// soc_top
module soc_top (
    input wire clk,
    input wire reset_n,
    input wire [31:0] cpu_addr,
    input wire [31:0] cpu_data_out,
    input wire cpu_write_enable,
    input wire cpu_read_enable,
    input wire cpu_interrupt_ack,
    output wire [31:0] cpu_data_in,
    output wire [7:0] led_out,
    output wire timer_interrupt,
    output wire [7:0] timer_count,
    output wire [31:0] ram_data_out,
    output wire [7:0] ram_addr_debug
);
==> flow/config.mk <==
export PLATFORM = sky130hd
export DESIGN_NAME = soc_top
export DESIGN_NICKNAME = soc_top
export VERILOG_FILES = /design/flow/design.v
export SDC_FILE = /design/flow/constraint.sdc
export NUM_CORES = 4
export LEC_CHECK = 0
export CAP_MARGIN = 20
export CORE_MARGIN = 2
export CORE_UTILIZATION = 72
export CTS_CLUSTER_DIAMETER = 354
export CTS_CLUSTER_SIZE = 14
export PLACE_DENSITY_LB_ADDON = 0.0
export SETUP_SLACK_MARGIN = 1.17
export SLEW_MARGIN = 20
==> flow/constraint.sdc <==
create_clock -name core_clock -period 4.07 [get_ports {clk}]
set_input_delay 0.8140 -clock core_clock [delete_from_list [all_inputs] [get_ports {clk}]]
set_output_delay 0.8140 -clock core_clock [all_outputs]
set_load 0.01 [all_outputs]
run.sh (not shown) runs the stock make flow with config.mk's settings and CLKGATE_MAP_FILE=.
The starting point did not get past 5_1_grt with GRT-0116.
Rerun with:
ABC_AREA = 1   (was default)
CELL_PAD_IN_SITES_GLOBAL_PLACEMENT = 2   (was default)
CORE_ASPECT_RATIO = 0.56   (was default)
CORE_MARGIN = 5   (was 2)
CORE_UTILIZATION = 36   (was 72)
CTS_CLUSTER_DIAMETER = default   (was 354)
CTS_CLUSTER_SIZE = default   (was 14)
GPL_ROUTABILITY_DRIVEN = 0   (was default)
MIN_ROUTING_LAYER = met2   (was default)
PLACE_DENSITY = 0.72   (was default)
PLACE_DENSITY_LB_ADDON = default   (was 0.0)
SETUP_SLACK_MARGIN = default   (was 1.17)
TNS_END_PERCENT = 90   (was default)
clock period = 9.42 ns   (was 4.07 ns; I/O delays follow)
=> The new run finished with timing, DRC and antenna clean. Synthesized cell count came out higher by 74%. Area after synthesis is higher by 3.8%. Die area went up by 110%.
Rerun with:
CELL_PAD_IN_SITES_GLOBAL_PLACEMENT = default   (was 2)
CORE_ASPECT_RATIO = default   (was 0.56)
CORE_MARGIN = 2   (was 5)
CORE_UTILIZATION = 49   (was 36)
CTS_CLUSTER_DIAMETER = 123   (was default)
GPL_ROUTABILITY_DRIVEN = default   (was 0)
MIN_ROUTING_LAYER = met1   (was met2)
PLACE_DENSITY = default   (was 0.72)
PLACE_DENSITY_LB_ADDON = 0.14   (was default)
SETUP_SLACK_MARGIN = 1.39   (was default)
TNS_END_PERCENT = default   (was 90)
clock period = 10.8 ns   (was 9.42 ns; I/O delays follow)
What happened: The changed run completed without violations; critical path depth stays the same; final area drops by 1.0%; count of clock-buffer cells in the layout drops by 9; setup slack improved by 0.95 ns; total power drops by 13%; synthesized area stays the same.

* * *

soc_top again, from the RTL that the note above started with.
Settings: LEC_CHECK=0, CAP_MARGIN=20, CELL_PAD_IN_SITES_GLOBAL_PLACEMENT=0, CORE_ASPECT_RATIO=1.05, CORE_MARGIN=2, CORE_UTILIZATION=72, CTS_CLUSTER_DIAMETER=25, CTS_CLUSTER_SIZE=58, MIN_ROUTING_LAYER=met1, PLACE_DENSITY_LB_ADDON=0.1, SETUP_SLACK_MARGIN=1.18, SLEW_MARGIN=20, TNS_END_PERCENT=40; clock period 4.07 ns.
The first run did not get past global routing with ODB-0269.
==> next run, changes <==
==> flow/config.mk (replaced) <==
export PLATFORM = sky130hd
export DESIGN_NAME = soc_top
export DESIGN_NICKNAME = soc_top
export VERILOG_FILES = /design/flow/design.v
export SDC_FILE = /design/flow/constraint.sdc
export NUM_CORES = 4
export LEC_CHECK = 0
export ABC_AREA = 1
export CAP_MARGIN = 0
export CELL_PAD_IN_SITES_DETAIL_PLACEMENT = 1
export CELL_PAD_IN_SITES_GLOBAL_PLACEMENT = 0
export CORE_MARGIN = 3
export CORE_UTILIZATION = 35
export CTS_CLUSTER_DIAMETER = 338
export GPL_TIMING_DRIVEN = 1
export MIN_ROUTING_LAYER = met2
export PLACE_DENSITY_LB_ADDON = 0.28
export SETUP_SLACK_MARGIN = -0.1
export SLEW_MARGIN = 20
export TNS_END_PERCENT = 90
==> flow/constraint.sdc (replaced) <==
create_clock -name core_clock -period 9.53 [get_ports {clk}]
set_input_delay 1.9060 -clock core_clock [delete_from_list [all_inputs] [get_ports {clk}]]
set_output_delay 1.9060 -clock core_clock [all_outputs]
set_load 0.01 [all_outputs]
The changed run completed without violations.
Synthesized cell count is higher by well over a third.
Area after synthesis is higher by a few percent.
Die size is higher by well over a third.
==> next run, changes <==
==> flow/config.mk (replaced) <==
export PLATFORM = sky130hd
export DESIGN_NAME = soc_top
export DESIGN_NICKNAME = soc_top
export VERILOG_FILES = /design/flow/design.v
export SDC_FILE = /design/flow/constraint.sdc
export NUM_CORES = 4
export LEC_CHECK = 0
export CAP_MARGIN = 20
export CORE_MARGIN = 2
export CORE_UTILIZATION = 72
export CTS_CLUSTER_DIAMETER = 30
export CTS_CLUSTER_SIZE = 37
export PLACE_DENSITY = 0.65
export SETUP_SLACK_MARGIN = 1.17
export SLEW_MARGIN = 20
export TNS_END_PERCENT = 5
==> flow/constraint.sdc (replaced) <==
create_clock -name core_clock -period 4.06 [get_ports {clk}]
set_input_delay 0.8120 -clock core_clock [delete_from_list [all_inputs] [get_ports {clk}]]
set_output_delay 0.8120 -clock core_clock [all_outputs]
set_load 0.01 [all_outputs]
The new run completed without violations.
Via count shrinks by 30%.
Setup slack loses 2.1 ns.
Register-to-register slack got worse by 5.8 ns.
Clock power went up to 3.7 times its value.
Global-route usage goes up by 30 points.
Die size came out lower by 53%.
Cell count went down by 38%.
First-iteration DRC count fell by 18%.
Clock skew climbs by 0.011 ns.
Final area increases by 8.4%.
Wire length grows by 27%.
==> next run, changes <==
--- a/flow/config.mk
+++ b/flow/config.mk
@@ -9,8 +9,5 @@
 export CORE_MARGIN = 2
 export CORE_UTILIZATION = 72
-export CTS_CLUSTER_DIAMETER = 30
-export CTS_CLUSTER_SIZE = 37
-export PLACE_DENSITY = 0.65
-export SETUP_SLACK_MARGIN = 1.17
+export CTS_CLUSTER_SIZE = 14
+export SETUP_SLACK_MARGIN = 0.86
 export SLEW_MARGIN = 20
-export TNS_END_PERCENT = 5
==> flow/constraint.sdc (replaced) <==
create_clock -name core_clock -period 4.58 [get_ports {clk}]
set_input_delay 0.9160 -clock core_clock [delete_from_list [all_inputs] [get_ports {clk}]]
set_output_delay 0.9160 -clock core_clock [all_outputs]
set_load 0.01 [all_outputs]
The changed run completed with no timing, DRC or antenna violations; core utilization shrinks by 8.3 points; worst setup slack improved by 0.054 ns; area after synthesis does not change; global-route usage is lower by 7.0 points; combinational power went down by 20%; power goes down by 35%; routed wire length drops by 12%; critical path depth falls by 3; synthesized cell count is unchanged.
Power is estimated from default activity; no workload was simulated.
